Design apb_fifo, start of the top module:
module apb_fifo (
    input  wire                   clk,         
    input  wire                   rst,         
    input  wire                   psel,        
    input  wire [3:0]            paddr,       
    input  wire [31:0]            pwdata,      
    input  wire                   penable,     
    input  wire                   pwrite,      
    output reg  [31:0]            prdata,      
    output reg                    pready       
);
parameter DEPTH = 16;   
parameter idle = 0, check_op = 1, write_data = 2, read_data =3,send_ready = 4;
reg [2:0] state;
reg [3:0] addr ;
 reg [31:0] wdata,rdata;
  reg [31:0] mem [0:15];
reg [3:0] wr_ptr;    
reg [3:0] rd_ptr;    
reg [4:0] count;     
reg [1:0] cwait;
always @(posedge clk or negedge rst) begin
    if (rst == 0) begin
        for(int i = 0; i<16;i++)
        begin
        mem[i] <= 0;
        end
        wr_ptr <= 0;
        rd_ptr <= 0;
        count <= 0;
        pready <= 0;
        state   <= idle;
        pready <= 0;
        prdata <= 0;
        addr   <= 0;
        wdata  <= 0;
        rdata  <= 0;
        cwait  <= 0;
    end else begin
        case(state)
        idle:
        begin
            wr_ptr <= 0;
            rd_ptr <= 0;
            count <= 0;
            pready <= 0;
            prdata <= 0;
            addr   <= 0;
            wdata  <= 0;
            rdata  <= 0;
            cwait  <= 0;
            state <= check_op;
        end
        check_op:
        begin
         if (penable && psel && pwrite && count != 15)
         begin 
            state   <= write_data;
            addr    <= paddr;
            wdata   <= pwdata;
         end
         else if (penable && psel && !pwrite && count != 0)
         begin
            state  <= read_data;
            addr   <= paddr;
         end
         else 
            state  <= check_op;
        end
        write_data:
        begin
            mem[addr] <= wdata;
            if(cwait < 2)
            begin
              state <= write_data;
              cwait <= cwait + 1;
            end
            else
            begin
               cwait <= 0;
               pready <= 1'b1;
  ...
export LEC_CHECK = 0
export CAP_MARGIN = 20
export CELL_PAD_IN_SITES_GLOBAL_PLACEMENT = 3
export CORE_ASPECT_RATIO = 1.77
export CORE_MARGIN = 8
export CORE_UTILIZATION = 59
export CTS_CLUSTER_DIAMETER = 75
export CTS_CLUSTER_SIZE = 95
export PLACE_DENSITY = 0.67
export SETUP_SLACK_MARGIN = 0.59
export SLEW_MARGIN = 20
create_clock -name core_clock -period 2.12 [get_ports {clk}]
run.sh (not shown) runs the stock make flow with config.mk's settings and CLKGATE_MAP_FILE=.
The first run stopped in global placement without I/O (3_1_place_gp_skip_io), error GPL-0301.
Change:
==> flow/config.mk (replaced) <==
export PLATFORM = sky130hd
export DESIGN_NAME = apb_fifo
export DESIGN_NICKNAME = apb_fifo
export VERILOG_FILES = /design/flow/design.v
export SDC_FILE = /design/flow/constraint.sdc
export NUM_CORES = 4
export LEC_CHECK = 0
export CAP_MARGIN = 0
export CORE_MARGIN = 2
export CORE_UTILIZATION = 70
export CTS_CLUSTER_SIZE = 33
export SLEW_MARGIN = 20
==> flow/constraint.sdc (replaced) <==
create_clock -name core_clock -period 2.57 [get_ports {clk}]
set_input_delay 0.5140 -clock core_clock [delete_from_list [all_inputs] [get_ports {clk}]]
set_output_delay 0.5140 -clock core_clock [all_outputs]
set_load 0.01 [all_outputs]
Effect: This time the run completed without violations; die size decreases by about 24%; synthesized area is unchanged; synthesized cell count does not change.
Change:
--- a/flow/config.mk
+++ b/flow/config.mk
@@ -7,6 +7,5 @@
 export LEC_CHECK = 0
-export CAP_MARGIN = 0
+export CAP_MARGIN = 20
 export CORE_MARGIN = 2
-export CORE_UTILIZATION = 70
-export CTS_CLUSTER_SIZE = 33
+export CORE_UTILIZATION = 67
 export SLEW_MARGIN = 20
==> flow/constraint.sdc (replaced) <==
create_clock -name core_clock -period 3.4 [get_ports {clk}]
set_input_delay 0.6800 -clock core_clock [delete_from_list [all_inputs] [get_ports {clk}]]
set_output_delay 0.6800 -clock core_clock [all_outputs]
set_load 0.01 [all_outputs]
=> The changed run went through all stages and came out clean; via count came out lower by 0.32%; non-clock buffer count came out lower by 1; sequential power came out lower by 25%.
Change:
--- a/flow/config.mk
+++ b/flow/config.mk
@@ -9,3 +9,3 @@
 export CORE_MARGIN = 2
-export CORE_UTILIZATION = 67
+export CORE_UTILIZATION = 40
 export SLEW_MARGIN = 20
Outcome: Combinational power is lower by a few percent. Total power is higher by a few percent. Global-route usage is lower by 13 points. Clock-buffer cell count is higher by 10.


Setup of build 67:
The RTL this note starts from:
==> flow/design.v <==
module apb_fifo (
    input  wire                   clk,         
    input  wire                   rst,         
    input  wire                   psel,        
    input  wire [3:0]            paddr,       
    input  wire [31:0]            pwdata,      
    input  wire                   penable,     
    input  wire                   pwrite,      
    output reg  [31:0]            prdata,      
    output reg                    pready       
);
parameter DEPTH = 16;   
parameter idle = 0, check_op = 1, write_data = 2, read_data =3,send_ready = 4;
reg [2:0] state;
reg [3:0] addr ;
 reg [31:0] wdata,rdata;
  reg [31:0] mem [0:15];
reg [3:0] wr_ptr;    
reg [3:0] rd_ptr;    
reg [4:0] count;     
reg [1:0] cwait;
always @(posedge clk or negedge rst) begin
    if (rst == 0) begin
        for(int i = 0; i<16;i++)
        begin
        mem[i] <= 0;
        end
        wr_ptr <= 0;
        rd_ptr <= 0;
        count <= 0;
        pready <= 0;
        state   <= idle;
        pready <= 0;
        prdata <= 0;
        addr   <= 0;
        wdata  <= 0;
        rdata  <= 0;
        cwait  <= 0;
    end else begin
        case(state)
        idle:
        begin
            wr_ptr <= 0;
            rd_ptr <= 0;
            count <= 0;
            pready <= 0;
            prdata <= 0;
            addr   <= 0;
            wdata  <= 0;
            rdata  <= 0;
            cwait  <= 0;
            state <= check_op;
        end
        check_op:
        begin
         if (penable && psel && pwrite && count != 15)
         begin 
            state   <= write_data;
            addr    <= paddr;
            wdata   <= pwdata;
         end
         else if (penable && psel && !pwrite && count != 0)
         begin
            state  <= read_data;
            addr   <= paddr;
         end
         else 
            state  <= check_op;
        end
        write_data:
        begin
            mem[addr] <= wdata;
            if(cwait < 2)
            begin
              state <= write_data;
              cwait <= cwait + 1;
            end
            else
            begin
               cwait <= 0;
               pready <= 1'b1;
               state <= send_ready;
               wr_ptr <= wr_ptr + 1;
               count  <= count  + 1;
            end
        end
        read_data : begin
            rdata <= mem[addr];
            if(cwait < 2)
            begin
              state <= read_data;
              cwait <= cwait + 1;
            end
            else
            begin
               cwait <= 0;
               state <= send_ready;
               pready <= 1'b1;
               prdata <= rdata;
               rd_ptr <= rd_ptr + 1;
               count  <= count  - 1;
            end
        end
        send_ready: begin
           state  <= check_op;
           pready <= 1'b0;    
         end
     endcase
     end
   end  
endmodule
Settings: LEC_CHECK=0, ABC_AREA=0, CAP_MARGIN=20, CELL_PAD_IN_SITES_DETAIL_PLACEMENT=1, CELL_PAD_IN_SITES_GLOBAL_PLACEMENT=2, CORE_ASPECT_RATIO=1.77, CORE_MARGIN=2, CORE_UTILIZATION=40, CTS_CLUSTER_SIZE=51, GPL_ROUTABILITY_DRIVEN=0, HOLD_SLACK_MARGIN=0.02, MIN_ROUTING_LAYER=met1, PLACE_DENSITY_LB_ADDON=0.26, SETUP_SLACK_MARGIN=1.29, SLEW_MARGIN=20, TNS_END_PERCENT=25; clock period 5.0 ns.
diff inputs: build 67 => build 62
- a deleted CELL_PAD_IN_SITES_GLOBAL_PLACEMENT that had been 2
- a deleted MIN_ROUTING_LAYER that had been met1
- a deleted PLACE_DENSITY_LB_ADDON that had been 0.26
- a deleted CTS_CLUSTER_SIZE that had been 51
- a change of SETUP_SLACK_MARGIN from 1.29 to 0.46
- a deleted HOLD_SLACK_MARGIN that had been 0.02
- a deleted TNS_END_PERCENT that had been 25
- a deleted ABC_AREA that had been 0
- a deleted GPL_ROUTABILITY_DRIVEN that had been 0
- a deleted CORE_ASPECT_RATIO that had been 1.77
- a deleted CELL_PAD_IN_SITES_DETAIL_PLACEMENT that had been 1
- a change of the clock period (ns, I/O delays scaled along) from 5.0 to 3.4
## What came out
[compare] base=build 67 new=build 62: overall power after layout saw an increase; y dimension of the die fell by about 25%; first-pass GRT wire length saw a decrease.
Relative to build 62, the following input files were edited for build 7:
- SETUP_SLACK_MARGIN now 1.29, was 0.46
- ABC_AREA now 1, previously not set
- the clock period (ns, I/O delays scaled along) now 5.0, was 3.4
[summary]
Build 7 against build 62: total of fill cells in the finished design climbed 6.6%, post-route cell area dropped 1100 µm².
When the final numbers for build 62 and build 7 were put side by side, the met3 usage in global routing turned out to be smaller in build 62.
Sequential cell count: build 7 vs build 62 identical
In build 7, the first-pass iteration count of the detailed router came out 1 above the value in build 62.
In the tables for build 62 and build 7, fraction of power consumed by the clock network reads higher with build 7.
Build 7: total power is 37% lower than what build 62 reported.
Build 7 went all the way through the flow, and no timing, DRC or antenna check failed.
Setup changes, build 7 to build 32
- an added CELL_PAD_IN_SITES_GLOBAL_PLACEMENT of 2
- an added HOLD_SLACK_MARGIN of 0.2
- a change of CORE_UTILIZATION from 40 to 29
- an added CORE_ASPECT_RATIO of 1.39
- a change of CORE_MARGIN from 2 to 6
- a deleted ABC_AREA that had been 1
- an added GPL_TIMING_DRIVEN of 0
- a change of SETUP_SLACK_MARGIN from 1.29 to 0.95
[summary]
- Delta(area of the placeable core, build 32 - build 7) > 0
- Measured against each other, build 32 and build 7 differ in multi-input gate area in the final layout, the higher figure coming from build 32.
- Between build 32 and build 7, the worst-case setup margin in the final layout is lower for build 7.
Power is estimated from default activity; no workload was simulated.
